==> design/flow/design.v <==
module ALU (
    input Clk,
    input Reset,
    input [7:0] operand_A, operand_B,
    input [3:0] Sel,
    output [7:0] Out,
    output [3:0] Flag);
    reg [7:0] Result;
    reg [3:0] FlagCpy;
    reg [7:0] nResult;
    reg [3:0] nFlag;
    reg [8:0] extendResult;
    reg [15:0] extendResult1;
    assign Out = Result;
    assign Flag = FlagCpy;
    always @(*)
    begin
        nResult = Result;
        nFlag = FlagCpy;
        extendResult = 9'd0;
        extendResult1 = 16'd0;
        case(Sel)
            4'h0:
                begin
                    extendResult = operand_A + operand_B;
                    if(extendResult >> 8 == 1)
                        nFlag = nFlag | 4'b0010;
                    else
                        nResult = extendResult[7:0];
                end
            4'h1:
                begin
                    if(operand_A < operand_B)
                        nFlag = nFlag | 4'b1000;
                    else
                        nResult = operand_A - operand_B;
                end
            4'h2:
                begin
                    extendResult1 = operand_A * operand_B;
                    if(extendResult1 >> 8 != 0)
                        nFlag = nFlag | 4'b0100;
                    else
                        nResult = operand_A * operand_B;
                    if(nResult == 0)
                        nFlag = nFlag | 4'b0001;
                end
            4'h3:
                begin
                    if(operand_A < operand_B)
                        nFlag = nFlag | 4'b1000;
                    else if(operand_B == 0)
                        nResult = 8'hFF;
                    else
                        nResult = operand_A / operand_B;
                    if(nResult == 0)
                        nFlag = nFlag | 4'b0001;
                end
            4'h4:
                begin
                extendResult1 = operand_A << operand_B;
                if(operand_B > 8 || (operand_A==1&&operand_B==8))
                    nFlag = nFlag | 4'b0010;
                else
                    begin
                    extendResult1 = operand_A << operand_B;
                    if(extendResult1 << 8 != 0)
                        nFlag = nFlag | 4'b0010;
                    else
                        nResult = operand_A << operand_B;
                    end
                if(nResult == 0)
                    nFlag = nFlag | 4'b0001;
                end
            4'h5:
                begin
                nResult = operand_A >> operand_B;
                if(nResult == 0)
                    nFlag = nFlag | 4'b0001;
                if(operand_B > 8 || (operand_B == 8 && operand_A==1) || (operand_B==7&&(operand_A == 2 || operand_A==3)) || operand_B==6&&(operand_A<=7&&operand_A>=4) || operand_B==5&&(operand_A<=15&&operand_A>=8) || operand_B==4&&(operand_A<=31&&operand_A>=16))
                    nFlag = nFlag | 4'b1000;
                end
            4'h6:
                begin
                nResult = operand_A & operand_B;
                if(nResult == 0)
                    nFlag = nFlag | 1;
                end
            4'h7:
                begin
                nResult = operand_A | operand_B;
                if(nResult == 0)
                    nFlag = nFlag | 1;
                end
            4'h8:
                begin
                nResult = operand_A ^ operand_B;
                if(nResult == 0)
                    nFlag = nFlag | 1;
                end
            4'h9:
                begin
                nResult = ~(operand_A ^ operand_B);
                if(nResult == 0)
                    nFlag = nFlag | 1;
                end
            4'hA:
                begin
                nResult = ~(operand_A & operand_B);
                if(nResult == 0)
                    nFlag = nFlag | 1;
                end
            4'hB:
                begin
                nResult = ~(operand_A | operand_B);
                if(nResult == 0)
                    nFlag = nFlag | 1;
                end
            default:
                nResult = 8'h00;
        endcase
    end
    always @(posedge Clk, posedge Reset)
    begin
        if(Reset) begin
            Result <= 8'h00;
            FlagCpy <= 4'b0000;
        end else begin
            Result <= nResult;
            FlagCpy <= nFlag;
        end
    end
endmodule
==> design/flow/run.sh <==
#!/bin/bash
# the make line also repeats each setting of config.mk as NAME=value (left out here)
make -C /OpenROAD-flow-scripts/flow DESIGN_CONFIG=/design/flow/config.mk WORK_HOME=/design/flow/orfs CLKGATE_MAP_FILE= finish
==> design/flow/config.mk <==
export PLATFORM = sky130hd
export DESIGN_NAME = ALU
export DESIGN_NICKNAME = ALU
export VERILOG_FILES = /design/flow/design.v
export SDC_FILE = /design/flow/constraint.sdc
export NUM_CORES = 4
export LEC_CHECK = 0
export CAP_MARGIN = 20
export CORE_MARGIN = 2
export CORE_UTILIZATION = 40
export SLEW_MARGIN = 20
==> design/flow/constraint.sdc <==
create_clock -name core_clock -period 16.3 [get_ports {Clk}]
set_input_delay 3.2600 -clock core_clock [delete_from_list [all_inputs] [get_ports {Clk}]]
set_output_delay 3.2600 -clock core_clock [all_outputs]
set_load 0.01 [all_outputs]
==> results of run 1 <==
## area by class of cell
class                           count  area [um^2]
Sequential cell                    12        300.3
Inverter                           90        337.8
Multi-Input combinational cell    734         5762
Tap cell                          216        270.3
Fill cell                        1646         8797
Timing Repair Buffer               50        457.9
Clock buffer                        3        75.07
## layer usage
| metal | up-vias | part of all wire (%) | global-route usage (%) | wire length [um] |
|---|---|---|---|---|
| li1 | 3196 | - | - | - |
| met1 | 3066 | 46 | 35.62 | 9975 |
| met3 | 61 | 7.0 | 2.807 | 1509 |
| met2 | 291 | 43 | 35.97 | 9221 |
| met5 | - | 0 | 0 | 0 |
| met4 | 0 | 3.8 | 9.319 | 811 |
## through the flow
stage          hold slack [ps]  setup slack [ps]  cells
6_report                 455.3              1329   1105
5_1_grt                  499.8             504.2   1105
4_1_cts                  457.1              1448   1105
3_5_place_dp             449.4              1218   1102
3_3_place_gp             444.8              1459   1102
2_1_floorplan            500.6              1584    881
==> flow_summary.json, run 1 <==
{
  "critPathLaunch": "operand_B[2]",
  "ys_ff": 12,
  "vias": 6614,
  "adder_share_pct": 30.55,
  "common_cells": "115 x nor2_1, 100 x ha_1, 81 x inv_1",
  "critPathKind": "in2reg",
  "ys_seq_share_pct": 4.560,
  "p_int_uw": 241.8,
  "postRouteAntennaNets": 0,
  "hold_path_end": "FlagCpy[2]",
  "leakagePower_uw": 0.003157,
  "fin_tns_setup_ps": 0,
  "clock_path_buffers": 2,
  "cts_tree": "built",
  "pg_comb_uw": 420,
  "fp-row-count": 46,
  "finalCritPeriodShare_pct": 91.85,
  "final_util_pct": 45.02,
  "synth_cells": 881,
  "grt_max_degree": 33,
  "core_area_um2": 16000,
  "cp_max_fo": 9,
  "min_from": "FlagCpy[2]",
  "hold_path.class": "reg2reg",
  "area_leaders": "ha_1 19%, fa_1 12%, nor2_1 6.6%",
  "grt_pass1_wl_mm": 34.31,
  "top_cell": "nor2_1",
  "status": "timing/DRC/antenna clean",
  "htreeDepth": 1,
  "p_switching_uw": 260.3,
  "pin_count": 34,
  "drv_slew": 0,
  "drt-total-wl_mm": 21.52,
  "synthToLayoutAreaGrowth_pct": 9.386,
  "p_clk_uw": 42.6,
  "fin_skew_ps": 1.268,
  "clock_power_share_pct": 8.5,
  "max_slew.worst_pin.slew_ps": 1010,
  "crit_cells": 49,
  "clock_sinks": 12,
  "power.group.top": "combinational cells",
  "pwr_density_cell_nw_per_um2": 69.71,
  "post_cts_buffers": 0,
  "clk_pin_slew_ps": 40,
  "crit_top_cell": "ha_1",
  "cp-start-kind": "input pin",
  "synth_nets": 1041,
  "reg2reg_slack_ps": 14640,
  "numCtsBuffers": 3,
  "die_y_um": 132.3,
  "syn_avg_cell_area_um2": 7.475,
  "ys.flop_type": "dfrtp_1",
  "max_freq_ghz": 0.06680,
  "sw_frac_of_total_pct": 51.84,
  "yosys.area_share.aoi_pct": 25.27,
  "hold_buffers": 0,
  "grt_pass1_vias": 6290,
  "ys_sh_xor_pct": 3.458,
  "finalHoldViolations": 0,
  "drc": 0,
  "grt_usage_pct": 24.19,
  "ys_cells": 881,
  "grt-ovfl-total": 0,
  "comb_power_share_pct": 83.7,
  "diodes": 0,
  "gp_congestion": 0.9861,
  "dpl.hpwl_mm": 16.71,
  "rsz0062_at_grt": "no",
  "critPathCapture": "Result[0]",
  "yosysUniqueCellTypes": 87,
  "via_per_inst": 5.986,
  "openroad.warnings": 47,
  "drt-pass1-iter-count": 6,
  "initialDrtViolationCount": 831,
  "syn_area_um2": 6585,
  "edf_count": 0,
  "async_flop_share_pct": 100.0,
  "min_period_ps": 14970,
  "r2r-start": "Result[1]",
  "setup_viol": 0,
  "initCoreUtil_pct": 41.16,
  "ys_sh_mux_pct": 5.605,
  "cp_top_family": "AND-OR/OR-AND gates",
  "path_buffers": 3,
  "post_cts_resize_count": 0,
  "critical_path.slowest_cell": "or4b_4",
  "worstReg2RegEnd": "Result[1]",
  "top_area_share_pct": 19.00,
  "placed_area_um2": 7123,
  "p_total_uw": 502.1,
  "clock_latency_ps": 230,
  "ir_worst_vdd_mv": 0.04378,
  "design_area_um2": 7203,
  "grt_antenna_before_repair": 0,
  "nNetsFinal": 1051,
  "cp-end-kind": "flip-flop",
  "cts-root-buf": "clkbuf_16",
  "critPathMaxStageDelay_ps": 540,
  "top_logic_kind": "adder cells",
  "ys_sh_simple_pct": 22.53,
  "crit_arrival_ps": 15080,
  "seqPwrFrac_pct": 7.8,
  "pg_seq_uw": 39.3,
  "cap_viol_max_count": 0,
  "ys_area_um2": 6585,
  "holdPathStages": 1,
  "wire_per_inst_um": 19.47,
  "portBuffers": 33,
  "maxSlewHeadroom_pct": 32.42,
  "largest_area_cell": "ha_1",
  "dieWidth_um": 132.3,
  "die-area_um2": 17500,
  "worst-r2r-cell-count": 5,
  "yosys_warnings": 1,
  "required_ps": 16410
}
==> run 2: changes to the inputs <==
- ABC_AREA: unset -> 1
- CORE_UTILIZATION: 40 -> 58
- PLACE_DENSITY_LB_ADDON: unset -> 0.06
- SETUP_SLACK_MARGIN: unset -> 2.21
- clock period: 16.3 -> 7.41 ns (I/O delays scaled with it)
==> run 2 against run 1 <==
The layout now fails its checks (negative setup slack). Power increased to 3.6 times the previous value. Non-clock buffer count increased by 152. Largest power group unchanged. Synthesized cell count is 34% higher. Critical endpoint is now FlagCpy[0]. Global-route usage rose by 18 points. Sequential share of layout area fell by 1.1 points. Via count up 48%.
==> flow_summary.json, run 2 <==
{
  "critPathMaxStageDelay_ps": 340,
  "cp_top_family": "AND-OR/OR-AND gates",
  "adder_share_pct": 28.12,
  "cp_max_fo": 7,
  "async_flop_share_pct": 100.0,
  "grt_pass1_wl_mm": 43.96,
  "critPathLaunch": "operand_B[2]",
  "drt-pass1-iter-count": 16,
  "leakagePower_uw": 0.005238,
  "dp_cells": 1426,
  "crit_arrival_ps": 11410,
  "dieWidth_um": 115.1,
  "yosysUniqueCellTypes": 53,
  "min_period_ps": 11240,
  "drv_slew": 0,
  "ys_sh_simple_pct": 33.68,
  "reg2reg_slack_ps": 5910,
  "hold_buffers": 0,
  "top_cell": "nand2_1",
  "initialDrtViolationCount": 1989,
  "met1_usage_pct": 51.58,
  "so_faults": "negative setup slack",
  "fin_skew_ps": 4.462,
  "ys_sh_xor_pct": 2.938,
  "grt.met3_usage_pct": 7.749,
  "postRouteAntennaNets": 0,
  "grt_pass1_vias": 8524,
  "ir_worst_vdd_mv": 0.1456,
  "worst-r2r-cell-count": 6,
  "initCoreUtil_pct": 59.56,
  "status": "failed layout checks",
  "cts-root-buf": "clkbuf_16",
  "path_buffers": 11,
  "power.group.top": "combinational cells",
  "yosys.area_share.aoi_pct": 16.28,
  "clock_path_buffers": 2,
  "cts_tree": "built",
  "synthToLayoutAreaGrowth_pct": 38.13,
  "syn_avg_cell_area_um2": 6.073,
  "yosys_warnings": 1,
  "drt-total-wl_mm": 34.90,
  "ys_cells": 1178,
  "finalCritPeriodShare_pct": 151.6,
  "seqPwrFrac_pct": 5.0,
  "sw_frac_of_total_pct": 56.18,
  "largest_area_cell": "ha_1",
  "p_switching_uw": 1028,
  "synth_cells": 1178,
  "max_freq_ghz": 0.08900,
  "grt_use_met2_pct": 69.18,
  "finalHoldViolations": 0,
  "syn_area_um2": 7154,
  "maxSlewHeadroom_pct": 26.75,
  "ys_sh_mux_pct": 0,
  "gp_congestion": 0.9809,
  "placed_area_um2": 8472,
  "openroad.warnings": 51,
  "clock_power_share_pct": 5.3,
  "die_y_um": 115.1,
  "pwr_density_cell_nw_per_um2": 185.1,
  "critPathKind": "in2reg",
  "via_per_inst": 6.533,
  "ys_area_um2": 7154,
  "portBuffers": 33,
  "crit_top_cell": "nand2_1",
  "top_logic_kind": "simple AND/OR/NAND/NOR gates",
  "min_from": "FlagCpy[1]",
  "ys_ff": 12,
  "pin_count": 34,
  "die-area_um2": 13240,
  "grt_max_degree": 30,
  "ys_seq_share_pct": 4.197,
  "crit_cells": 67,
  "pg_comb_uw": 1640,
  "vias": 9800,
  "clock_latency_ps": 240,
  "core_area_um2": 12010,
  "numCtsBuffers": 3,
  "setup_viol": 4,
  "drc": 0,
  "wire_per_inst_um": 23.26,
  "design_area_um2": 9882,
  "clk_pin_slew_ps": 40,
  "p_clk_uw": 96.6,
  "setup_ws_ps": -3826,
  "grt_antenna_before_repair": 1,
  "layoutNonFillerInstCount": 1500,
  "clock_sinks": 12,
  "grt-ovfl-total": 0,
  "rsz0062_at_grt": "yes",
  "hold_path.class": "reg2reg",
  "comb_power_share_pct": 89.7,
  "htreeDepth": 1,
  "busiest_layer": "met2",
  "pg_seq_uw": 91.2,
  "holdPathStages": 1,
  "max_slew.worst_pin.slew_ps": 1085,
  "required_ps": 7580,
  "fp-row-count": 40,
  "synth_nets": 1338,
  "cp-start-kind": "input pin",
  "ys.flop_type": "dfrtp_1",
  "top_area_share_pct": 17.49,
  "nNetsFinal": 1513,
  "cp-end-kind": "flip-flop",
  "critPathCapture": "FlagCpy[0]",
  "worstReg2RegEnd": "Result[5]",
  "dpl.hpwl_mm": 19.26,
  "cap_viol_max_count": 0,
  "r2r-start": "Result[5]",
  "critical_path.slowest_cell": "ha_1",
  "common_cells": "313 x nand2_1, 225 x inv_1, 100 x ha_1",
  "p_int_uw": 801.7,
  "edf_count": 0,
  "grt_usage_pct": 42.06,
  "fin_tns_setup_ps": -11600,
  "hold_path_end": "FlagCpy[1]",
  "area_leaders": "ha_1 17%, nand2_1 16%, inv_1 12%"
}
run 2: layout make-up:
cell class	instances	area [um^2]
Fill cell	766	2130
Antenna cell	2	5.005
Clock buffer	3	75.07
Timing Repair Buffer	202	1699
Timing Repair inverter	2	15.01
Multi-Input combinational cell	901	6706
Inverter	231	897.1
Tap cell	147	183.9
Sequential cell	12	300.3
run 2: layer usage:
metal,wire (um),vias up
met5,0,-
met4,3749,0
met3,4819,379
met2,14480,873
met1,11840,4384
li1,-,4164
run 2: timing repair:
item	4_1_cts	5_1_grt
cloned	2	0
setup endpoints to repair	10	10
gates resized	156	125
pin swaps	67	74
buffers inserted	48	19
run 2: per-stage QoR:
stage | util [%] | total power, uW | setup slack (ps) | hold WS, ps
4_1_cts | 77.43 | 1513 | -2207 | 468.5
2_1_floorplan | - | 942.8 | -2166 | 508.0
5_1_grt | 82.23 | 1936 | -4102 | 477.6
3_5_place_dp | 70.53 | 1267 | -3235 | 455.1
6_report | 82.27 | 1829 | -3826 | 462.4
3_3_place_gp | 70.53 | 1248 | -2917 | 453.7
==> run 3: changes to the inputs <==
- SETUP_SLACK_MARGIN: 2.21 -> 2.32
- clock period: 7.41 -> 7.79 ns (I/O delays scaled with it)
==> run 3 against run 2 <==
The layout still fails its checks (negative setup slack). First-iteration DRC count fell by 3.6%. Cell area grew 0.24%. Via count down 0.88%. Critical path type unchanged.
==> flow_summary.json, run 3 <==
{
  "ys_sh_mux_pct": 0,
  "numCtsBuffers": 3,
  "grt_max_degree": 30,
  "clock_path_buffers": 2,
  "ys_sh_simple_pct": 33.68,
  "top_logic_kind": "simple AND/OR/NAND/NOR gates",
  "min_period_ps": 11690,
  "pwr_density_cell_nw_per_um2": 166.7,
  "ys_sh_xor_pct": 2.938,
  "cts-root-buf": "clkbuf_16",
  "critPathKind": "in2reg",
  "finalCritPeriodShare_pct": 150.0,
  "power.group.top": "combinational cells",
  "worst-r2r-cell-count": 11,
  "fp-row-count": 40,
  "worstReg2RegEnd": "FlagCpy[0]",
  "clock_latency_ps": 240,
  "min_from": "FlagCpy[1]",
  "grt_pass1_wl_mm": 44.66,
  "ys_seq_share_pct": 4.197,
  "synth_nets": 1338,
  "placed_area_um2": 8449,
  "grt_antenna_before_repair": 1,
  "nNetsFinal": 1515,
  "yosys_warnings": 1,
  "grt_usage_pct": 42.53,
  "path_buffers": 15,
  "initialDrtViolationCount": 1918,
  "postRouteAntennaNets": 0,
  "grt-ovfl-total": 0,
  "max_freq_ghz": 0.08556,
  "hold_path.class": "reg2reg",
  "p_switching_uw": 907.9,
  "setup_ws_ps": -3898,
  "top_cell": "nand2_1",
  "reg2reg_slack_ps": 6330,
  "status": "failed layout checks",
  "async_flop_share_pct": 100.0,
  "hold_path_end": "FlagCpy[1]",
  "common_cells": "313 x nand2_1, 225 x inv_1, 100 x ha_1",
  "area_leaders": "ha_1 17%, nand2_1 16%, inv_1 12%",
  "clock_power_share_pct": 5.4,
  "final_util_pct": 82.47,
  "ys.flop_type": "dfrtp_1",
  "finalHoldViolations": 0,
  "p_int_uw": 743.0,
  "wire_per_inst_um": 22.84,
  "gp_congestion": 1.015,
  "syn_avg_cell_area_um2": 6.073,
  "cap_viol_max_count": 0,
  "holdPathStages": 1,
  "core_area_um2": 12010,
  "cp-start-kind": "input pin",
  "pin_count": 34,
  "drc": 0,
  "p_clk_uw": 89.1,
  "max_slew.worst_pin.slew_ps": 1039,
  "rsz0062_at_grt": "yes",
  "crit_cells": 69,
  "grt_pass1_vias": 8955,
  "dpl.hpwl_mm": 19.06,
  "crit_top_cell": "nand2_1",
  "yosys.area_share.aoi_pct": 16.28,
  "ys_cells": 1178,
  "comb_power_share_pct": 89.4,
  "r2r-start": "Result[4]",
  "initCoreUtil_pct": 59.56,
  "setup_viol": 4,
  "cp_max_fo": 5,
  "pg_comb_uw": 1480,
  "yosysUniqueCellTypes": 53,
  "htreeDepth": 1,
  "die_y_um": 115.1,
  "clk_pin_slew_ps": 40,
  "vias": 9714,
  "design_area_um2": 9906,
  "sw_frac_of_total_pct": 55.00,
  "die-area_um2": 13240,
  "pg_seq_uw": 85.1,
  "critPathLaunch": "operand_B[5]",
  "seqPwrFrac_pct": 5.2,
  "drt-pass1-iter-count": 12,
  "synth_cells": 1178,
  "syn_area_um2": 7154,
  "cp_top_family": "simple AND/OR/NAND/NOR gates",
  "adder_share_pct": 28.12,
  "ys_area_um2": 7154,
  "critical_path.slowest_cell": "a21oi_1",
  "crit_arrival_ps": 11860,
  "cts_tree": "built",
  "openroad.warnings": 50,
  "drv_slew": 0,
  "cp-end-kind": "flip-flop",
  "dieWidth_um": 115.1,
  "portBuffers": 33,
  "critPathMaxStageDelay_ps": 570,
  "synthToLayoutAreaGrowth_pct": 38.46,
  "leakagePower_uw": 0.005271,
  "critPathCapture": "FlagCpy[0]",
  "required_ps": 7960,
  "maxSlewHeadroom_pct": 29.84,
  "largest_area_cell": "ha_1",
  "fin_skew_ps": 0.7669,
  "edf_count": 0,
  "ys_ff": 12,
  "drt-total-wl_mm": 34.29,
  "via_per_inst": 6.472,
  "ir_worst_vdd_mv": 0.1185,
  "so_faults": "negative setup slack",
  "clock_sinks": 12,
  "top_area_share_pct": 17.49
}
==> run 3: layout make-up <==
cell class                 count  area, um^2
tap                          147       183.9
timing repair buffer         204        1719
sequential                    12       300.3
antenna                        1       2.502
fill                         719        2106
inverter                     231       897.1
timing repair inverter         2       15.01
multi-input combinational    901        6713
clock buffer                   3       75.07
==> run 3: metrics by stage <==
stage                     hold slack (ps)  setup WS (ps)  TNS (ps)  power (uW)  std cells
after detailed placement            457.8          -2980     -8680        1197       1423
after CTS                           472.0          -1888     -4700        1450       1481
after global routing                496.9          -4077    -12340        1755       1500
after floorplan                     508.0          -1862     -4521       896.8       1178
after global placement              457.5          -2577     -7157        1180       1423
final                               469.4          -3898    -11700        1651       1501
==> run 3: timing repair <==
| item | CTS | global route |
|---|---|---|
| setup endpoints to repair | 10 | 10 |
| hold buffers | 0 | 0 |
| cloned | 2 | 0 |
| pin swaps | 88 | 73 |
| setup buffers | 53 | 19 |
| gates resized | 186 | 85 |
==> run 3: routing by layer <==
layer	up-vias	part of all wire [%]	track usage [%]
met3	357	15	7.644
met5	-	0	0
met2	935	40	70.86
met1	4266	34	51.31
li1	4156	-	-
met4	0	11	25.06
==> run 4: changes to the inputs <==
- CORE_UTILIZATION: 58 -> 72
- PLACE_DENSITY_LB_ADDON: 0.06 -> unset
- SETUP_SLACK_MARGIN: 2.32 -> unset
- clock period: 7.79 -> 17.1 ns (I/O delays scaled with it)
==> run 4 against run 3 <==
Synthesized cell count is the same. Sequential share of layout area up 0.95 points. Power is 68% lower. Clock skew is 1.2 ps higher. Wire length is 34% lower. Hold slack improved by 11 ps. The run now finishes clean. Utilization is 4.9 points lower.
==> flow_summary.json, run 4 <==
{
  "area_leaders": "ha_1 17%, nand2_1 16%, inv_1 12%",
  "max_freq_ghz": 0.06884,
  "grt_antenna_before_repair": 0,
  "yosysUniqueCellTypes": 53,
  "dieWidth_um": 103.7,
  "async_flop_share_pct": 100.0,
  "maxSlewHeadroom_pct": 32.09,
  "dp_cells": 1316,
  "fin_tns_setup_ps": 0,
  "min_period_ps": 14530,
  "critPathMaxStageDelay_ps": 720,
  "leakagePower_uw": 0.004243,
  "core_area_um2": 9729,
  "grt-ovfl-total": 0,
  "seqPwrFrac_pct": 7.7,
  "fin_skew_ps": 1.981,
  "drc": 0,
  "initCoreUtil_pct": 73.53,
  "largest_area_cell": "ha_1",
  "synth_cells": 1178,
  "r2r-start": "Result[2]",
  "reg2reg_slack_ps": 15360,
  "critPathCapture": "Result[0]",
  "critPathLaunch": "operand_B[3]",
  "htreeDepth": 1,
  "clk_pin_slew_ps": 50,
  "required_ps": 17220,
  "clock_latency_ps": 230,
  "edf_count": 0,
  "comb_power_share_pct": 87.6,
  "grt_pass1_vias": 7750,
  "clock_path_buffers": 2,
  "hold_buffers": 0,
  "cp-end-kind": "flip-flop",
  "ys_seq_share_pct": 4.197,
  "p_switching_uw": 309.2,
  "drt-pass1-iter-count": 6,
  "critical_path.slowest_cell": "clkdlybuf4s50_1",
  "hold_path_end": "FlagCpy[1]",
  "fill_cells": 801,
  "max_slew.worst_pin.slew_ps": 1006,
  "dpl.hpwl_mm": 18.12,
  "cap_viol_max_count": 0,
  "synth_nets": 1338,
  "crit_arrival_ps": 14640,
  "ys_sh_xor_pct": 2.938,
  "adder_share_pct": 28.12,
  "finalHoldViolations": 0,
  "layoutNonFillerInstCount": 1319,
  "path_buffers": 8,
  "crit_top_cell": "nand2_1",
  "gp_congestion": 1.119,
  "initialDrtViolationCount": 804,
  "grt_max_degree": 31,
  "clock_sinks": 12,
  "die_y_um": 103.7,
  "worst-r2r-cell-count": 9,
  "hold_path.class": "reg2reg",
  "syn_avg_cell_area_um2": 6.073,
  "pin_count": 34,
  "portBuffers": 33,
  "diodes": 0,
  "numCtsBuffers": 3,
  "pg_seq_uw": 40.3,
  "postRouteAntennaNets": 0,
  "yosys.area_share.aoi_pct": 16.28,
  "top_area_share_pct": 17.49,
  "final_util_pct": 77.57,
  "final-comb-area_um2": 5797,
  "fp-row-count": 36,
  "ir_worst_vdd_mv": 0.08229,
  "post_cts_buffers": 0,
  "grt_pass1_wl_mm": 37.19,
  "synthToLayoutAreaGrowth_pct": 5.491,
  "pg_comb_uw": 459,
  "ys.flop_type": "dfrtp_1",
  "sw_frac_of_total_pct": 59.01,
  "top_cell": "nand2_1",
  "die-area_um2": 10750,
  "wire_per_inst_um": 17.12,
  "min_from": "FlagCpy[1]",
  "holdPathStages": 1,
  "crit_cells": 64,
  "layout.area.seq_um2": 300.3,
  "cp_top_family": "simple AND/OR/NAND/NOR gates",
  "p_total_uw": 524.0,
  "power.group.top": "combinational cells",
  "cp_max_fo": 15,
  "setup_viol": 0,
  "ys_ff": 12,
  "clock_power_share_pct": 4.7,
  "p_int_uw": 214.8,
  "cts_tree": "built",
  "critPathKind": "in2reg",
  "common_cells": "313 x nand2_1, 225 x inv_1, 100 x ha_1",
  "ys_area_um2": 7154,
  "vias": 8070,
  "worstReg2RegEnd": "FlagCpy[0]",
  "drt-total-wl_mm": 22.58,
  "post_cts_resize_count": 0,
  "openroad.warnings": 49,
  "rsz0062_at_grt": "no",
  "cp-start-kind": "input pin",
  "worst_hold_slack_ps": 480.8,
  "grt_usage_pct": 41.77,
  "cts-root-buf": "clkbuf_8",
  "yosys_warnings": 1,
  "ys_sh_simple_pct": 33.68,
  "ys_cells": 1178,
  "ys_sh_mux_pct": 0,
  "drv_slew": 0,
  "finalCritPeriodShare_pct": 84.95,
  "pwr_density_cell_nw_per_um2": 69.42,
  "top_logic_kind": "simple AND/OR/NAND/NOR gates",
  "nNetsFinal": 1348,
  "status": "timing/DRC/antenna clean",
  "syn_area_um2": 7154,
  "via_per_inst": 6.118,
  "p_clk_uw": 24.6
}
==> run 4: metal layers <==
| metal | global-route usage, % | part of all wire [%] | vias to the layer above |
|---|---|---|---|
| met5 | 0 | 0 | - |
| met4 | 21.81 | 5.5 | 0 |
| met3 | 5.412 | 13 | 116 |
| met2 | 65.47 | 43 | 595 |
| met1 | 56.27 | 39 | 3542 |
| li1 | - | - | 3817 |
==> run 4: area by class of cell <==
type / count / area share, %
flip-flops and latches: 12 / 3.979
clock buffers: 3 / 0.5471
repair buffers: 39 / 4.973
well taps: 133 / 2.205
multi-input cells: 901 / 76.81
inverters: 231 / 11.49
==> run 4: through the flow <==
| stage | worst slack, ps | area, um^2 |
|---|---|---|
| 2_1_floorplan | 4984 | 7154 |
| 3_3_place_gp | 3317 | 7506 |
| 3_5_place_dp | 2696 | 7506 |
| 4_1_cts | 2920 | 7547 |
| 5_1_grt | 1664 | 7547 |
| 6_report | 2574 | 7547 |
==> run 5: changes to the inputs <==
- ABC_AREA: 1 -> unset
- CAP_MARGIN: 20 -> 10
- CORE_ASPECT_RATIO: unset -> 0.5
- CORE_MARGIN: 2 -> 6
- CORE_UTILIZATION: 72 -> 60
- GPL_TIMING_DRIVEN: unset -> 1
- HOLD_SLACK_MARGIN: unset -> 0.14
- MAX_ROUTING_LAYER: unset -> met5
- PLACE_DENSITY: unset -> 0.65
- SETUP_SLACK_MARGIN: unset -> -0.9
- TNS_END_PERCENT: unset -> 20
- clock period: 17.1 -> 17.0 ns (I/O delays scaled with it)
==> run 5 against run 4 <==
Sequential power down 2%. First-iteration DRC count down 6.0%. Hold slack worse by 14 ps. Synthesized cell count down 25%. Combinational power down 9.2%. Synthesized area down 8.0%. Critical endpoint unchanged. Largest cell class unchanged. Largest power group unchanged.
==> flow_summary.json, run 5 <==
{
  "drt-total-wl_mm": 22.86,
  "core_area_um2": 10440,
  "hold_path.class": "reg2reg",
  "htreeDepth": 1,
  "postRouteAntennaNets": 0,
  "ys_ff": 12,
  "finalCritPeriodShare_pct": 96.99,
  "worst-r2r-cell-count": 5,
  "dp_cells": 1020,
  "via_per_inst": 6.855,
  "pwr_density_cell_nw_per_um2": 70.73,
  "reg2reg_slack_ps": 15150,
  "critPathMaxStageDelay_ps": 690,
  "ys_area_um2": 6585,
  "worst_hold_slack_ps": 466.3,
  "fp-row-count": 26,
  "p_clk_uw": 42.5,
  "ys_cells": 881,
  "fin_skew_ps": 2.900,
  "ys.flop_type": "dfrtp_1",
  "synth_nets": 1041,
  "synthToLayoutAreaGrowth_pct": 7.182,
  "sw_frac_of_total_pct": 53.58,
  "grt_usage_pct": 32.38,
  "clock_latency_ps": 240,
  "grt_antenna_before_repair": 0,
  "min_from": "FlagCpy[3]",
  "cp_top_family": "AND-OR/OR-AND gates",
  "min_period_ps": 16490,
  "area_leaders": "ha_1 19%, fa_1 12%, nor2_1 6.6%",
  "cts_tree": "built",
  "crit_arrival_ps": 16610,
  "synth_cells": 881,
  "leakagePower_uw": 0.003126,
  "hold_path_end": "FlagCpy[3]",
  "setup_viol": 0,
  "post_cts_buffers": 0,
  "yosys_warnings": 1,
  "numCtsBuffers": 3,
  "post_cts_resize_count": 0,
  "die_y_um": 86.08,
  "hold_buffers": 0,
  "yosys.area_share.aoi_pct": 25.27,
  "edf_count": 0,
  "crit_top_cell": "ha_1",
  "cp-start-kind": "input pin",
  "worstReg2RegEnd": "Result[1]",
  "cp_max_fo": 10,
  "ys_seq_share_pct": 4.560,
  "nNetsFinal": 1045,
  "status": "timing/DRC/antenna clean",
  "pin_count": 34,
  "power.group.top": "combinational cells",
  "max_slew.worst_pin.slew_ps": 1072,
  "common_cells": "115 x nor2_1, 100 x ha_1, 81 x inv_1",
  "initialDrtViolationCount": 756,
  "ys_sh_mux_pct": 5.605,
  "layoutNonFillerInstCount": 1023,
  "openroad.warnings": 49,
  "clock_path_buffers": 2,
  "initCoreUtil_pct": 63.06,
  "diodes": 0,
  "syn_avg_cell_area_um2": 7.475,
  "cp-end-kind": "flip-flop",
  "yosysUniqueCellTypes": 87,
  "maxSlewHeadroom_pct": 27.91,
  "p_switching_uw": 267.5,
  "grt-ovfl-total": 0,
  "top_cell": "nor2_1",
  "cts-root-buf": "clkbuf_16",
  "drv_slew": 0,
  "grt_pass1_wl_mm": 36.18,
  "syn_area_um2": 6585,
  "top_area_share_pct": 19.00,
  "dieWidth_um": 160.2,
  "clk_pin_slew_ps": 40,
  "clock_power_share_pct": 8.5,
  "max_freq_ghz": 0.06065,
  "seqPwrFrac_pct": 7.9,
  "critical_path.slowest_cell": "nor4_2",
  "portBuffers": 33,
  "r2r-start": "Result[1]",
  "holdPathStages": 1,
  "finalHoldViolations": 0,
  "pg_seq_uw": 39.6,
  "p_int_uw": 231.7,
  "drc": 0,
  "clock_sinks": 12,
  "gp_congestion": 1.106,
  "die-area_um2": 13790,
  "pg_comb_uw": 417,
  "required_ps": 17120,
  "top_logic_kind": "adder cells",
  "drt-pass1-iter-count": 6,
  "largest_area_cell": "ha_1",
  "vias": 7013,
  "path_buffers": 1,
  "adder_share_pct": 30.55,
  "cap_viol_max_count": 0,
  "critPathKind": "in2reg",
  "wire_per_inst_um": 22.35,
  "ys_sh_xor_pct": 3.458,
  "comb_power_share_pct": 83.6,
  "grt_pass1_vias": 6747,
  "crit_cells": 48,
  "dpl.hpwl_mm": 17.69,
  "ys_sh_simple_pct": 22.53,
  "critPathCapture": "Result[0]",
  "async_flop_share_pct": 100.0,
  "critPathLaunch": "operand_B[7]",
  "grt_max_degree": 36,
  "ir_worst_vdd_mv": 0.1221
}
## run 5: final cells by class
class                   count  area (um^2)
repair buffers             44        412.9
well taps                 140        175.2
clock buffers               3        75.07
multi-input cells         734         5757
flip-flops and latches     12        300.3
fillers                   884         3385
inverters                  90        337.8
## run 5: metal layers
metal / share of wire [%] / GRT usage, %
met1: 43 / 44.61
met2: 40 / 49.09
met3: 13 / 8.525
met4: 3.6 / 10.40
met5: 0 / 0
## run 5: stage by stage
stage / area, um^2 / utilization (%) / setup slack [ps] / TNS, ps / total power (uW)
5_1_grt: 7058 / 67.59 / -334.0 / -509.0 / 546.9
2_1_floorplan: 6585 / - / 2144 / 0 / 339.7
3_5_place_dp: 6983 / 66.87 / 612.6 / 0 / 443.7
6_report: 7058 / 67.59 / 511.7 / 0 / 499.2
4_1_cts: 7058 / 67.59 / 802.5 / 0 / 489.0
3_3_place_gp: 6983 / 66.87 / 1025 / 0 / 435.9
==> run 6: changes to the inputs <==
- ABC_AREA: unset -> 0
- CAP_MARGIN: 10 -> 15
- CELL_PAD_IN_SITES_DETAIL_PLACEMENT: unset -> 0
- CORE_ASPECT_RATIO: 0.5 -> unset
- CORE_MARGIN: 6 -> 4
- CORE_UTILIZATION: 60 -> 57
- CTS_CLUSTER_SIZE: unset -> 32
- GPL_TIMING_DRIVEN: 1 -> unset
- HOLD_SLACK_MARGIN: 0.14 -> 0.03
- MAX_ROUTING_LAYER: met5 -> unset
- PLACE_DENSITY: 0.65 -> unset
- PLACE_DENSITY_LB_ADDON: unset -> 0.27
- SETUP_SLACK_MARGIN: -0.9 -> 2.38
- SLEW_MARGIN: 20 -> 35
- TNS_END_PERCENT: 20 -> 95
- clock period: 17.0 -> 15.9 ns (I/O delays scaled with it)
==> run 6 against run 5 <==
Synthesized area unchanged. Critical path depth up 3. Sequential share of layout area down 0.38 points. Cell count up 3.0%. First-iteration DRC count up 49%. Setup slack better by 2100 ps. Die size down 3.3%. Largest power group unchanged.
==> flow_summary.json, run 6 <==
{
  "cap_viol_max_count": 0,
  "wire_per_inst_um": 23.30,
  "drc": 0,
  "clock_latency_ps": 250,
  "top_logic_kind": "adder cells",
  "die-area_um2": 13340,
  "ys_cells": 881,
  "cp-start-kind": "input pin",
  "p_clk_uw": 52.7,
  "hold_path_end": "FlagCpy[2]",
  "placed_area_um2": 7079,
  "ys_ff": 12,
  "grt_usage_pct": 35.82,
  "synth_cells": 881,
  "core_area_um2": 11080,
  "async_flop_share_pct": 100.0,
  "r2r-start": "Result[1]",
  "holdPathStages": 1,
  "hold_buffers": 0,
  "fin_skew_ps": 4.329,
  "top_area_share_pct": 19.00,
  "finalCritPeriodShare_pct": 83.87,
  "critPathMaxStageDelay_ps": 510,
  "ys_area_um2": 6585,
  "cp_max_fo": 9,
  "gp_congestion": 0.9848,
  "leakagePower_uw": 0.003370,
  "drv_slew": 0,
  "worst-r2r-cell-count": 5,
  "fp-row-count": 38,
  "pwr_density_cell_nw_per_um2": 75.83,
  "yosysUniqueCellTypes": 87,
  "max_slew.worst_pin.slew_ps": 816.1,
  "yosys_warnings": 1,
  "grt-ovfl-total": 0,
  "sw_frac_of_total_pct": 52.45,
  "syn_avg_cell_area_um2": 7.475,
  "top_cell": "nor2_1",
  "numCtsBuffers": 3,
  "syn_area_um2": 6585,
  "initCoreUtil_pct": 59.44,
  "synth_nets": 1041,
  "area_leaders": "ha_1 19%, fa_1 12%, nor2_1 6.6%",
  "crit_arrival_ps": 13460,
  "rsz0062_at_grt": "no",
  "common_cells": "115 x nor2_1, 100 x ha_1, 81 x inv_1",
  "clock_path_buffers": 2,
  "critPathCapture": "Result[0]",
  "ys_sh_simple_pct": 22.53,
  "ys_seq_share_pct": 4.560,
  "adder_share_pct": 30.55,
  "pg_seq_uw": 42.1,
  "dieWidth_um": 115.5,
  "grt_pass1_wl_mm": 37.72,
  "drt-pass1-iter-count": 9,
  "fin_tns_setup_ps": 0,
  "crit_cells": 51,
  "clock_sinks": 12,
  "yosys.area_share.aoi_pct": 25.27,
  "min_from": "FlagCpy[2]",
  "initialDrtViolationCount": 1127,
  "synthToLayoutAreaGrowth_pct": 17.84,
  "ys.flop_type": "dfrtp_1",
  "grt_pass1_vias": 7036,
  "cp_top_family": "AND-OR/OR-AND gates",
  "ys_sh_mux_pct": 5.605,
  "critical_path.slowest_cell": "or4b_4",
  "critPathKind": "in2reg",
  "clk_pin_slew_ps": 50,
  "nNetsFinal": 1075,
  "postRouteAntennaNets": 0,
  "pg_comb_uw": 494,
  "required_ps": 16030,
  "grt_antenna_before_repair": 0,
  "dpl.hpwl_mm": 18.11,
  "openroad.warnings": 47,
  "maxSlewHeadroom_pct": 45.42,
  "path_buffers": 7,
  "cp-end-kind": "flip-flop",
  "worstReg2RegEnd": "Result[1]",
  "ys_sh_xor_pct": 3.458,
  "design_area_um2": 7760,
  "clock_power_share_pct": 9.0,
  "diodes": 0,
  "portBuffers": 33,
  "finalHoldViolations": 0,
  "p_switching_uw": 308.6,
  "critPathLaunch": "operand_A[7]",
  "die_y_um": 115.5,
  "status": "timing/DRC/antenna clean",
  "via_per_inst": 7.010,
  "comb_power_share_pct": 83.9,
  "grt_max_degree": 33,
  "min_period_ps": 13340,
  "p_int_uw": 279.8,
  "ir_worst_vdd_mv": 0.1057,
  "largest_area_cell": "ha_1",
  "cts-root-buf": "clkbuf_16",
  "htreeDepth": 1,
  "setup_viol": 0,
  "cts_tree": "built",
  "pin_count": 34,
  "p_total_uw": 588.4,
  "hold_path.class": "reg2reg",
  "edf_count": 0,
  "drt-total-wl_mm": 24.55,
  "seqPwrFrac_pct": 7.2,
  "vias": 7389,
  "max_freq_ghz": 0.07499,
  "power.group.top": "combinational cells",
  "reg2reg_slack_ps": 14240
}
[run 6: per-layer routing]
metal | part of all wire, % | wire length, um | up-vias | GRT usage (%)
met5 | 0 | 0 | - | 0
li1 | - | - | 3236 | -
met4 | 5.1 | 1259 | 0 | 14.71
met3 | 12 | 2923 | 100 | 4.804
met2 | 43 | 10460 | 543 | 55.02
met1 | 40 | 9908 | 3510 | 50.78
[run 6: area by class of cell]
cell class / instances / area (um^2)
Multi-Input combinational cell: 734 / 6191
Fill cell: 935 / 3318
Timing Repair Buffer: 74 / 663.1
Inverter: 90 / 341.6
Sequential cell: 12 / 300.3
Tap cell: 140 / 175.2
Clock buffer: 4 / 88.84
[run 6: per-stage QoR]
stage          setup slack (ps)  std cells  util (%)  hold slack, ps
3_3_place_gp               1326       1019     63.86           444.1
5_1_grt                    2180       1054     70.05           486.5
3_5_place_dp              827.4       1019     63.90           454.2
4_1_cts                    2386       1038     66.58           464.0
6_report                   2564       1054     70.05           462.6
2_1_floorplan              2410        881         -           500.6
[run 6: what timing repair did]
| item | 4_1_cts | 5_1_grt |
|---|---|---|
| pin swaps | 12 | 30 |
| setup buffers | 14 | 16 |
| cloned | 1 | 0 |
| setup endpoints to repair | 3 | 2 |
| gates resized | 29 | 51 |
==> run 7: changes to the inputs <==
- ABC_AREA: 0 -> unset
- CAP_MARGIN: 15 -> 20
- CELL_PAD_IN_SITES_DETAIL_PLACEMENT: 0 -> unset
- CORE_MARGIN: 4 -> 2
- CORE_UTILIZATION: 57 -> 66
- CTS_CLUSTER_SIZE: 32 -> unset
- HOLD_SLACK_MARGIN: 0.03 -> unset
- PLACE_DENSITY_LB_ADDON: 0.27 -> unset
- SETUP_SLACK_MARGIN: 2.38 -> unset
- SLEW_MARGIN: 35 -> 20
- TNS_END_PERCENT: 95 -> 5
- clock period: 15.9 -> 10.8 ns (I/O delays scaled with it)
==> run 7 against run 6 <==
Die size decreased by 19%. Synthesized area unchanged. The run now fails in global routing (5_1_grt). Synthesized cell count unchanged.
==> flow_summary.json, run 7 <==
{
  "status": "aborted with a tool error",
  "stop_stage": "global routing (5_1_grt)",
  "stop_error": "[ERROR GRT-0232] Routing congestion too high. Check the congestion heatmap in the GUI.",
  "ys.flop_type": "dfrtp_1",
  "syn_avg_cell_area_um2": 7.475,
  "synth_cells": 881,
  "ys_sh_mux_pct": 5.605,
  "synth_nets": 1041,
  "ys_seq_share_pct": 4.560,
  "ys_sh_xor_pct": 3.458,
  "portBuffers": 33,
  "numCtsBuffers": 3,
  "grt_usage_pct": 75.02,
  "area_leaders": "ha_1 19%, fa_1 12%, nor2_1 6.6%",
  "largest_area_cell": "ha_1",
  "die_y_um": 103.9,
  "hold_buffers": 0,
  "cts-root-buf": "clkbuf_8",
  "ys_area_um2": 6585,
  "clock_sinks": 12,
  "yosys_warnings": 1,
  "top_cell": "nor2_1",
  "gp_congestion": 1.033,
  "die-area_um2": 10790,
  "yosysUniqueCellTypes": 87,
  "ys_ff": 12,
  "syn_area_um2": 6585,
  "dpl.hpwl_mm": 19.12,
  "fp-row-count": 36,
  "pin_count": 34,
  "grt-ovfl-total": 2,
  "dp_cells": 1083,
  "core_area_um2": 9729,
  "ys_cells": 881,
  "clock_path_buffers": 2,
  "edf_count": 0,
  "top_logic_kind": "adder cells",
  "dpl_worst_slack_ps": -2285,
  "yosys.area_share.aoi_pct": 25.27,
  "htreeDepth": 1,
  "adder_share_pct": 30.55,
  "initCoreUtil_pct": 67.68,
  "top_area_share_pct": 19.00,
  "dieWidth_um": 103.9,
  "ys_sh_simple_pct": 22.53,
  "common_cells": "115 x nor2_1, 100 x ha_1, 81 x inv_1",
  "async_flop_share_pct": 100.0
}
==> run 7: repair_timing <==
action	in CTS
resized	72
pin swaps	39
endpoints found under the setup margin	3
setup buffers	27
gates cloned	0
==> run 7: per-layer routing <==
metal	track usage, %	GRT overflow
met1	71.78	0
met2	90.27	1
met3	62.78	0
met4	77.80	1
met5	39.05	0
==> run 7: stage by stage <==
step | TNS, ps | hold slack (ps) | total power (uW) | cell area, um^2
4_1_cts | -2531 | 476.5 | 841.3 | 8175
3_3_place_gp | -3624 | 454.2 | 712.6 | 7715
2_1_floorplan | -2995 | 500.6 | 557.1 | 6860
3_5_place_dp | -5827 | 461.4 | 754.0 | 7715
==> run 8: changes to the inputs <==
- TNS_END_PERCENT: 5 -> unset
- clock period: 10.8 -> 10.9 ns (I/O delays scaled with it)
==> run 8 against run 7 <==
The flow again stops in global routing (5_1_grt). Die size stayed put. Synthesized cell count stayed put. Synthesized area stayed put.
==> flow_summary.json, run 8 <==
{
  "fp-row-count": 36,
  "clock_path_buffers": 2,
  "dpl.hpwl_mm": 19.92,
  "top_cell": "nor2_1",
  "ys_area_um2": 6585,
  "initCoreUtil_pct": 67.68,
  "cts-root-buf": "clkbuf_8",
  "top_logic_kind": "adder cells",
  "grt_usage_pct": 78.25,
  "ys_ff": 12,
  "dieWidth_um": 103.9,
  "ys_sh_mux_pct": 5.605,
  "portBuffers": 33,
  "dp_cells": 1078,
  "placed_area_um2": 7677,
  "hold_buffers": 0,
  "synth_nets": 1041,
  "stop_error": "[ERROR GRT-0232] Routing congestion too high. Check the congestion heatmap in the GUI.",
  "pin_count": 34,
  "status": "aborted with a tool error",
  "yosys.area_share.aoi_pct": 25.27,
  "grt-ovfl-total": 12,
  "core_area_um2": 9729,
  "common_cells": "115 x nor2_1, 100 x ha_1, 81 x inv_1",
  "yosysUniqueCellTypes": 87,
  "ys_cells": 881,
  "stop_stage": "global routing (5_1_grt)",
  "die-area_um2": 10790,
  "die_y_um": 103.9,
  "top_area_share_pct": 19.00,
  "ys.flop_type": "dfrtp_1",
  "ys_sh_simple_pct": 22.53,
  "syn_area_um2": 6585,
  "largest_area_cell": "ha_1",
  "ys_seq_share_pct": 4.560,
  "async_flop_share_pct": 100.0,
  "numCtsBuffers": 3,
  "clock_sinks": 12,
  "synth_cells": 881,
  "htreeDepth": 1,
  "ys_sh_xor_pct": 3.458,
  "adder_share_pct": 30.55,
  "yosys_warnings": 1,
  "edf_count": 0,
  "gp_congestion": 1.034,
  "syn_avg_cell_area_um2": 7.475,
  "area_leaders": "ha_1 19%, fa_1 12%, nor2_1 6.6%"
}
run 8: routing by layer:
layer  GRT usage [%]  overflow
met1           77.04         0
met2           90.74         7
met3           66.48         0
met4           78.28         5
met5           55.71         0
run 8: repair_timing:
| action | 4_1_cts |
|---|---|
| gates cloned | 0 |
| gates resized | 62 |
| setup endpoints to repair | 3 |
| hold endpoints to repair | 0 |
| buffers inserted | 46 |
| pin swaps | 47 |
run 8: per-stage QoR:
step	utilization (%)	TNS (ps)	setup WS (ps)
after floorplan	-	-2722	-1299
after global placement	78.91	-3498	-1470
after detailed placement	78.91	-5821	-2286
after CTS	84.66	-2592	-1156
==> run 9: changes to the inputs <==
- ABC_AREA: unset -> 1
- CAP_MARGIN: 20 -> 10
- CELL_PAD_IN_SITES_GLOBAL_PLACEMENT: unset -> 0
- CORE_ASPECT_RATIO: unset -> 0.61
- CORE_MARGIN: 2 -> 10
- CORE_UTILIZATION: 66 -> 57
- CTS_CLUSTER_DIAMETER: unset -> 262
- GPL_ROUTABILITY_DRIVEN: unset -> 1
- MIN_ROUTING_LAYER: unset -> met2
- PLACE_DENSITY: unset -> 0.56
- SETUP_SLACK_MARGIN: unset -> -0.73
- SLEW_MARGIN: 20 -> 40
- clock period: 10.9 -> 13.5 ns (I/O delays scaled with it)
==> run 9 against run 8 <==
The run again fails in global routing (5_1_grt). Synthesized cell count is 34% higher. Die size is 63% higher. Synthesized area is 8.6% higher.
==> flow_summary.json, run 9 <==
{
  "ys_ff": 12,
  "top_cell": "nand2_1",
  "ys.flop_type": "dfrtp_1",
  "core_area_um2": 12060,
  "ys_sh_mux_pct": 0,
  "common_cells": "313 x nand2_1, 225 x inv_1, 100 x ha_1",
  "status": "aborted with a tool error",
  "ys_area_um2": 7154,
  "ys_sh_simple_pct": 33.68,
  "synth_nets": 1338,
  "synth_cells": 1178,
  "portBuffers": 33,
  "adder_share_pct": 28.12,
  "async_flop_share_pct": 100.0,
  "ys_sh_xor_pct": 2.938,
  "hold_buffers": 0,
  "grt_usage_pct": 54.55,
  "initCoreUtil_pct": 59.31,
  "edf_count": 0,
  "syn_area_um2": 7154,
  "numCtsBuffers": 3,
  "area_leaders": "ha_1 17%, nand2_1 16%, inv_1 12%",
  "largest_area_cell": "ha_1",
  "yosys.area_share.aoi_pct": 16.28,
  "stop_error": "[ERROR GRT-0116] Global routing finished with congestion. Check the congestion regions in the DRC Viewer.",
  "clock_path_buffers": 2,
  "cts-root-buf": "clkbuf_16",
  "post_cts_resize_count": 0,
  "dpl.hpwl_mm": 20.72,
  "ys_cells": 1178,
  "fp-row-count": 31,
  "top_area_share_pct": 17.49,
  "dieWidth_um": 163.4,
  "gp_congestion": 1.247,
  "htreeDepth": 1,
  "die_y_um": 107.5,
  "clock_sinks": 12,
  "die-area_um2": 17570,
  "grt-ovfl-total": 1,
  "ys_seq_share_pct": 4.197,
  "post_cts_buffers": 0,
  "top_logic_kind": "simple AND/OR/NAND/NOR gates",
  "yosys_warnings": 1,
  "stop_stage": "global routing (5_1_grt)",
  "pin_count": 34,
  "yosysUniqueCellTypes": 53,
  "syn_avg_cell_area_um2": 6.073
}
[run 9: metal layers]
metal,GRT overflow,GRT usage (%)
met1,-,-
met2,0,54.86
met3,1,71.20
met4,0,28.46
met5,0,43.18
[run 9: metrics by stage]
stage	std cells	instance area (um^2)	hold WS (ps)	power (uW)	worst slack (ps)
floorplan	1178	7154	508.0	477.9	2104
detailed placement	1362	7651	473.8	629.8	108.1
CTS	1366	7740	483.1	694.0	233.1
global placement	1362	7651	459.1	619.0	528.6
==> run 10: changes to the inputs <==
- CAP_MARGIN: 10 -> 35
- CELL_PAD_IN_SITES_GLOBAL_PLACEMENT: 0 -> unset
- CORE_ASPECT_RATIO: 0.61 -> unset
- CORE_MARGIN: 10 -> 2
- CORE_UTILIZATION: 57 -> 70
- CTS_CLUSTER_DIAMETER: 262 -> 40
- CTS_CLUSTER_SIZE: unset -> 19
- GPL_ROUTABILITY_DRIVEN: 1 -> unset
- MIN_ROUTING_LAYER: met2 -> unset
- PLACE_DENSITY: 0.56 -> unset
- SETUP_SLACK_MARGIN: -0.73 -> unset
- SLEW_MARGIN: 40 -> 20
- clock period: 13.5 -> 7.04 ns (I/O delays scaled with it)
==> run 10 against run 9 <==
The flow again stops in global routing (5_1_grt). Synthesized area unchanged. Die size decreased by 37%. Synthesized cell count unchanged.
==> flow_summary.json, run 10 <==
{
  "synth_nets": 1338,
  "syn_avg_cell_area_um2": 6.073,
  "htreeDepth": 1,
  "yosys.area_share.aoi_pct": 16.28,
  "numCtsBuffers": 3,
  "hold_buffers": 0,
  "portBuffers": 33,
  "ys.flop_type": "dfrtp_1",
  "top_logic_kind": "simple AND/OR/NAND/NOR gates",
  "grt-ovfl-total": 391,
  "initCoreUtil_pct": 72.53,
  "grt_usage_pct": 89.35,
  "dpl.hpwl_mm": 19.65,
  "top_cell": "nand2_1",
  "cts-root-buf": "clkbuf_8",
  "async_flop_share_pct": 100.0,
  "synth_cells": 1178,
  "clock_sinks": 12,
  "top_area_share_pct": 17.49,
  "ys_sh_simple_pct": 33.68,
  "pin_count": 34,
  "ys_sh_mux_pct": 0,
  "largest_area_cell": "ha_1",
  "gp_congestion": 1.173,
  "stop_error": "[ERROR GRT-0232] Routing congestion too high. Check the congestion heatmap in the GUI.",
  "ys_area_um2": 7154,
  "fp-row-count": 36,
  "edf_count": 0,
  "die-area_um2": 11050,
  "adder_share_pct": 28.12,
  "area_leaders": "ha_1 17%, nand2_1 16%, inv_1 12%",
  "common_cells": "313 x nand2_1, 225 x inv_1, 100 x ha_1",
  "dpl_worst_slack_ps": -3802,
  "dieWidth_um": 105.1,
  "ys_sh_xor_pct": 2.938,
  "syn_area_um2": 7154,
  "yosysUniqueCellTypes": 53,
  "core_area_um2": 9864,
  "clock_path_buffers": 2,
  "ys_ff": 12,
  "ys_cells": 1178,
  "status": "aborted with a tool error",
  "yosys_warnings": 1,
  "stop_stage": "global routing (5_1_grt)",
  "die_y_um": 105.1,
  "ys_seq_share_pct": 4.197
}
[run 10: through the flow]
step                hold slack, ps  util, %  cell area (um^2)  setup TNS, ps  cells
CTS                          501.9    89.97              8875          -8064   1441
detailed placement           485.2    84.79              8364         -12140   1410
global placement             456.5    84.79              8364          -9113   1410
floorplan                    508.0        -              7335          -6529   1178
[run 10: metal layers]
layer,global-route usage (%),overflow
met1,84.30,6
met2,107.9,246
met3,73.74,6
met4,97.33,130
met5,40.95,3
[run 10: repair_timing]
action,in CTS
endpoints found under the hold margin,0
endpoints found under the setup margin,5
resized,88
setup buffers,26
cloned,2
pin swaps,54
==> run 11: changes to the inputs <==
- CORE_UTILIZATION: 70 -> 68
- CTS_CLUSTER_DIAMETER: 40 -> unset
- CTS_CLUSTER_SIZE: 19 -> unset
- HOLD_SLACK_MARGIN: unset -> 0.28
- SETUP_SLACK_MARGIN: unset -> -0.65
- clock period: 7.04 -> 9.72 ns (I/O delays scaled with it)
==> run 11 against run 10 <==
The run again fails in global routing (5_1_grt). Die size up 2.8%. Synthesized area unchanged. Synthesized cell count unchanged.
==> flow_summary.json, run 11 <==
{
  "adder_share_pct": 28.12,
  "placed_area_um2": 8127,
  "yosysUniqueCellTypes": 53,
  "htreeDepth": 1,
  "top_cell": "nand2_1",
  "dpl.hpwl_mm": 18.95,
  "syn_area_um2": 7154,
  "status": "aborted with a tool error",
  "largest_area_cell": "ha_1",
  "clock_path_buffers": 2,
  "top_logic_kind": "simple AND/OR/NAND/NOR gates",
  "dp_cells": 1400,
  "area_leaders": "ha_1 17%, nand2_1 16%, inv_1 12%",
  "ys_seq_share_pct": 4.197,
  "synth_nets": 1338,
  "ys_ff": 12,
  "common_cells": "313 x nand2_1, 225 x inv_1, 100 x ha_1",
  "ys_sh_mux_pct": 0,
  "core_area_um2": 10280,
  "die_y_um": 106.6,
  "async_flop_share_pct": 100.0,
  "top_area_share_pct": 17.49,
  "ys.flop_type": "dfrtp_1",
  "grt_usage_pct": 68.89,
  "gp_congestion": 1.064,
  "cts-root-buf": "clkbuf_8",
  "pin_count": 34,
  "portBuffers": 33,
  "syn_avg_cell_area_um2": 6.073,
  "ys_sh_simple_pct": 33.68,
  "synth_cells": 1178,
  "edf_count": 0,
  "clock_sinks": 12,
  "ys_cells": 1178,
  "ys_area_um2": 7154,
  "numCtsBuffers": 3,
  "dieWidth_um": 106.6,
  "stop_error": "[ERROR GRT-0232] Routing congestion too high. Check the congestion heatmap in the GUI.",
  "yosys.area_share.aoi_pct": 16.28,
  "initCoreUtil_pct": 69.61,
  "yosys_warnings": 1,
  "ys_sh_xor_pct": 2.938,
  "grt-ovfl-total": 4,
  "die-area_um2": 11360,
  "stop_stage": "global routing (5_1_grt)",
  "fp-row-count": 37
}
run 11: layer usage:
metal | overflow | GRT usage [%]
met5 | 0 | 16.67
met4 | 4 | 65.12
met3 | 0 | 52.04
met2 | 0 | 88.03
met1 | 0 | 69.14
run 11: repair_timing:
action / in CTS
setup endpoints to repair: 2
setup buffers: 16
pin swaps: 33
hold buffers: 0
gates resized: 50
cloned: 2
run 11: metrics by stage:
stage          total power, uW  worst slack, ps  util, %  hold WS [ps]
3_3_place_gp             876.8            -1171    79.07         453.8
4_1_cts                  985.5           -627.8    82.21         484.4
3_5_place_dp             903.2            -1758    79.07         469.9
2_1_floorplan            664.9           -620.4        -         508.0
==> run 12: changes to the inputs <==
- ABC_AREA: 1 -> unset
- CAP_MARGIN: 35 -> 20
- CELL_PAD_IN_SITES_DETAIL_PLACEMENT: unset -> 1
- CELL_PAD_IN_SITES_GLOBAL_PLACEMENT: unset -> 2
- CORE_UTILIZATION: 68 -> 40
- CTS_CLUSTER_DIAMETER: unset -> 154
- GPL_ROUTABILITY_DRIVEN: unset -> 0
- HOLD_SLACK_MARGIN: 0.28 -> unset
- MAX_ROUTING_LAYER: unset -> met4
- MIN_ROUTING_LAYER: unset -> met2
- PLACE_DENSITY_LB_ADDON: unset -> 0.12
- SETUP_SLACK_MARGIN: -0.65 -> unset
- SLEW_MARGIN: 20 -> 15
- TNS_END_PERCENT: unset -> 35
- clock period: 9.72 -> 15.4 ns (I/O delays scaled with it)
==> run 12 against run 11 <==
The run now finishes clean. Synthesized cell count fell by 25%. Synthesized area fell by 8.0%. Die size rose by 54%.
==> flow_summary.json, run 12 <==
{
  "cts-root-buf": "clkbuf_16",
  "drt-pass1-iter-count": 33,
  "hold_path.class": "reg2reg",
  "critPathLaunch": "operand_B[7]",
  "synth_cells": 881,
  "hold_path_end": "FlagCpy[2]",
  "cap_viol_max_count": 0,
  "pg_comb_uw": 483,
  "cts_tree": "built",
  "clock_power_share_pct": 9.9,
  "openroad.warnings": 47,
  "initialDrtViolationCount": 2618,
  "power.group.top": "combinational cells",
  "dpl.hpwl_mm": 20.80,
  "grt_max_degree": 33,
  "yosys.area_share.aoi_pct": 25.27,
  "async_flop_share_pct": 100.0,
  "min_from": "FlagCpy[2]",
  "fin_tns_setup_ps": 0,
  "path_buffers": 3,
  "worst_hold_slack_ps": 481.2,
  "ys_sh_xor_pct": 3.458,
  "postRouteAntennaNets": 0,
  "holdPathStages": 1,
  "ys_cells": 881,
  "die-area_um2": 17500,
  "portBuffers": 33,
  "reg2reg_slack_ps": 13520,
  "dieWidth_um": 132.3,
  "pg_seq_uw": 43.5,
  "core_area_um2": 16000,
  "ys_sh_simple_pct": 22.53,
  "grt_antenna_before_repair": 1,
  "largest_area_cell": "ha_1",
  "via_per_inst": 8.818,
  "sw_frac_of_total_pct": 54.33,
  "grt_pass1_vias": 11040,
  "drv_slew": 0,
  "dp_cells": 1106,
  "comb_power_share_pct": 82.7,
  "top_cell": "nor2_1",
  "critical_path.slowest_cell": "or4b_4",
  "die_y_um": 132.3,
  "critPathCapture": "Result[0]",
  "cp-end-kind": "flip-flop",
  "ir_worst_vdd_mv": 0.07663,
  "ys_sh_mux_pct": 5.605,
  "ys_ff": 12,
  "rsz0062_at_grt": "no",
  "vias": 9832,
  "worstReg2RegEnd": "Result[1]",
  "max_slew.worst_pin.slew_ps": 941.6,
  "cp_top_family": "AND-OR/OR-AND gates",
  "status": "timing/DRC/antenna clean",
  "finalCritPeriodShare_pct": 96.14,
  "maxSlewHeadroom_pct": 36.69,
  "synth_nets": 1041,
  "synthToLayoutAreaGrowth_pct": 10.94,
  "grt_usage_pct": 51.21,
  "setup_viol": 0,
  "adder_share_pct": 30.55,
  "yosys_warnings": 1,
  "worst-r2r-cell-count": 5,
  "grt-ovfl-total": 0,
  "wire_per_inst_um": 25.59,
  "p_switching_uw": 317.3,
  "critPathKind": "in2reg",
  "required_ps": 15530,
  "finalHoldViolations": 0,
  "top_area_share_pct": 19.00,
  "min_period_ps": 14800,
  "layoutNonFillerInstCount": 1115,
  "initCoreUtil_pct": 41.16,
  "pin_count": 34,
  "ys_area_um2": 6585,
  "clock_latency_ps": 260,
  "cp-start-kind": "input pin",
  "max_freq_ghz": 0.06755,
  "leakagePower_uw": 0.003219,
  "drc": 0,
  "crit_top_cell": "ha_1",
  "pwr_density_cell_nw_per_um2": 79.94,
  "syn_area_um2": 6585,
  "ys.flop_type": "dfrtp_1",
  "nNetsFinal": 1059,
  "drt-total-wl_mm": 28.53,
  "clk_pin_slew_ps": 50,
  "yosysUniqueCellTypes": 87,
  "grt_pass1_wl_mm": 44.31,
  "p_clk_uw": 57.7,
  "crit_arrival_ps": 14940,
  "area_leaders": "ha_1 19%, fa_1 12%, nor2_1 6.6%",
  "numCtsBuffers": 3,
  "clock_sinks": 12,
  "p_int_uw": 266.7,
  "clock_path_buffers": 2,
  "cp_max_fo": 9,
  "critPathMaxStageDelay_ps": 550,
  "seqPwrFrac_pct": 7.4,
  "common_cells": "115 x nor2_1, 100 x ha_1, 81 x inv_1",
  "edf_count": 0,
  "ys_seq_share_pct": 4.560,
  "syn_avg_cell_area_um2": 7.475,
  "htreeDepth": 1,
  "fp-row-count": 46,
  "top_logic_kind": "adder cells",
  "r2r-start": "Result[1]",
  "crit_cells": 48,
  "fin_skew_ps": 2.486
}
run 12: area by class of cell:
cell class | instances | area, um^2
flip-flops and latches | 12 | 300.3
multi-input cells | 734 | 5791
clock buffers | 4 | 88.84
inverters | 90 | 337.8
fillers | 2071 | 8695
diodes | 1 | 2.502
repair buffers | 58 | 515.5
well taps | 216 | 270.3
run 12: what timing repair did:
| item | CTS | global route |
|---|---|---|
| setup buffers | 0 | 3 |
| hold buffers | 0 | 0 |
| endpoints found under the setup margin | 0 | 2 |
| resized | 0 | 11 |
| hold endpoints to repair | 0 | 0 |
run 12: layer usage:
layer	routed length (um)	GRT usage (%)	up-vias
met5	0	-	-
met4	4321	19.89	0
met3	10910	61.98	534
met2	13300	58.28	2848
met1	0	-	3272
li1	-	-	3178
run 12: stage by stage:
stage	cell area [um^2]	utilization, %	setup slack (ps)	power (uW)
floorplan	6585	-	863.6	375.0
global placement	7146	44.66	651.7	485.0
detailed placement	7151	44.69	34.78	501.1
CTS	7239	45.25	227.6	560.4
global route	7306	45.66	45.49	636.1
finish	7306	45.66	595.1	584.0
==> run 13: changes to the inputs <==
- ABC_AREA: unset -> 1
- CELL_PAD_IN_SITES_DETAIL_PLACEMENT: 1 -> unset
- CELL_PAD_IN_SITES_GLOBAL_PLACEMENT: 2 -> unset
- CORE_UTILIZATION: 40 -> 72
- CTS_CLUSTER_DIAMETER: 154 -> unset
- CTS_CLUSTER_SIZE: unset -> 98
- GPL_ROUTABILITY_DRIVEN: 0 -> unset
- MAX_ROUTING_LAYER: met4 -> unset
- MIN_ROUTING_LAYER: met2 -> unset
- PLACE_DENSITY_LB_ADDON: 0.12 -> unset
- SLEW_MARGIN: 15 -> 20
- TNS_END_PERCENT: 35 -> unset
- clock period: 15.4 -> 16.4 ns (I/O delays scaled with it)
==> run 13 against run 12 <==
Still clean. Via count decreased by 18%. Hold slack hardly changed. Sequential share of layout area down 0.14 points. Cell count grew 18%. Flip-flop count did not move. Wire length shrank 19%. Register-to-register slack improved by 1200 ps.
==> flow_summary.json, run 13 <==
{
  "min_period_ps": 14370,
  "setup_viol": 0,
  "clock_sinks": 12,
  "clock_path_buffers": 2,
  "required_ps": 16520,
  "vias": 8079,
  "p_total_uw": 561.8,
  "fin_tns_setup_ps": 0,
  "worstReg2RegEnd": "FlagCpy[0]",
  "reg2reg_slack_ps": 14680,
  "status": "timing/DRC/antenna clean",
  "drv_slew": 0,
  "leakagePower_uw": 0.004250,
  "cp-end-kind": "flip-flop",
  "ys_seq_share_pct": 4.197,
  "pg_seq_uw": 41.8,
  "worst_hold_slack_ps": 481.0,
  "syn_avg_cell_area_um2": 6.073,
  "drt-total-wl_mm": 23.18,
  "ir_worst_vdd_mv": 0.09264,
  "largest_area_cell": "ha_1",
  "dpl.hpwl_mm": 18.41,
  "clock_latency_ps": 240,
  "post_cts_resize_count": 0,
  "die_y_um": 103.7,
  "drt-pass1-iter-count": 6,
  "crit_top_cell": "nand2_1",
  "synthToLayoutAreaGrowth_pct": 5.701,
  "cts_tree": "built",
  "wire_per_inst_um": 17.56,
  "critPathCapture": "Result[0]",
  "layoutNonFillerInstCount": 1320,
  "ys_area_um2": 7154,
  "synth_cells": 1178,
  "adder_share_pct": 28.12,
  "post_cts_buffers": 0,
  "grt_max_degree": 31,
  "p_clk_uw": 32.3,
  "pin_count": 34,
  "portBuffers": 33,
  "yosysUniqueCellTypes": 53,
  "min_from": "FlagCpy[2]",
  "ys_sh_simple_pct": 33.68,
  "cp_max_fo": 15,
  "cap_viol_max_count": 0,
  "ys.flop_type": "dfrtp_1",
  "hold_path_end": "FlagCpy[2]",
  "synth_nets": 1338,
  "drc": 0,
  "pwr_density_cell_nw_per_um2": 74.29,
  "top_logic_kind": "simple AND/OR/NAND/NOR gates",
  "pg_comb_uw": 488,
  "critPathMaxStageDelay_ps": 760,
  "top_cell": "nand2_1",
  "finalCritPeriodShare_pct": 87.62,
  "clk_pin_slew_ps": 50,
  "postRouteAntennaNets": 0,
  "nNetsFinal": 1348,
  "cp_top_family": "simple AND/OR/NAND/NOR gates",
  "openroad.warnings": 49,
  "edf_count": 0,
  "yosys.area_share.aoi_pct": 16.28,
  "hold_path.class": "reg2reg",
  "cp-start-kind": "input pin",
  "ys_sh_mux_pct": 0,
  "worst-r2r-cell-count": 9,
  "ys_cells": 1178,
  "fin_skew_ps": 0.2418,
  "core_area_um2": 9729,
  "sw_frac_of_total_pct": 59.01,
  "rsz0062_at_grt": "no",
  "critPathKind": "in2reg",
  "initCoreUtil_pct": 73.53,
  "die-area_um2": 10750,
  "placed_area_um2": 7506,
  "path_buffers": 9,
  "power.group.top": "combinational cells",
  "area_leaders": "ha_1 17%, nand2_1 16%, inv_1 12%",
  "maxSlewHeadroom_pct": 33.40,
  "critical_path.slowest_cell": "nor2_1",
  "holdPathStages": 1,
  "common_cells": "313 x nand2_1, 225 x inv_1, 100 x ha_1",
  "top_area_share_pct": 17.49,
  "dp_cells": 1316,
  "fill_cells": 799,
  "r2r-start": "Result[2]",
  "numCtsBuffers": 3,
  "clock_power_share_pct": 5.8,
  "via_per_inst": 6.120,
  "grt-ovfl-total": 0,
  "design_area_um2": 7562,
  "grt_pass1_vias": 7911,
  "htreeDepth": 1,
  "crit_cells": 65,
  "initialDrtViolationCount": 819,
  "diodes": 0,
  "async_flop_share_pct": 100.0,
  "fp-row-count": 36,
  "yosys_warnings": 1,
  "p_switching_uw": 331.6,
  "max_slew.worst_pin.slew_ps": 995.9,
  "grt_pass1_wl_mm": 38.12,
  "ys_ff": 12,
  "gp_congestion": 1.121,
  "p_int_uw": 230.3,
  "finalHoldViolations": 0,
  "hold_buffers": 0,
  "seqPwrFrac_pct": 7.4,
  "grt_usage_pct": 43.12,
  "critPathLaunch": "operand_B[3]",
  "grt_antenna_before_repair": 0,
  "cts-root-buf": "clkbuf_8",
  "comb_power_share_pct": 86.8,
  "dieWidth_um": 103.7,
  "max_freq_ghz": 0.06959,
  "syn_area_um2": 7154,
  "ys_sh_xor_pct": 2.938,
  "crit_arrival_ps": 14490
}
run 13: area by class of cell:
class	instances	area, um^2	area share [%]
clock buffer	4	55.05	0.7280
inverter	231	867.1	11.47
multi-input combinational	901	5798	76.67
tap	133	166.4	2.201
timing repair buffer	39	375.4	4.964
sequential	12	300.3	3.971
run 13: metrics by stage:
step	util, %	setup WS, ps
floorplan	-	4424
global placement	77.15	2744
finish	77.73	2030
global route	77.73	1085
detailed placement	77.15	2137
CTS	77.71	2361
run 13: layer usage:
layer | up-vias | wire length, um | GRT usage (%)
li1 | 3823 | - | -
met1 | 3574 | 8919 | 55.16
met2 | 561 | 10060 | 69.63
met3 | 121 | 3015 | 8.433
met4 | 0 | 1187 | 21.24
met5 | - | 0 | 0
Power figures rest on the tool's default switching activity, not on a simulated workload.
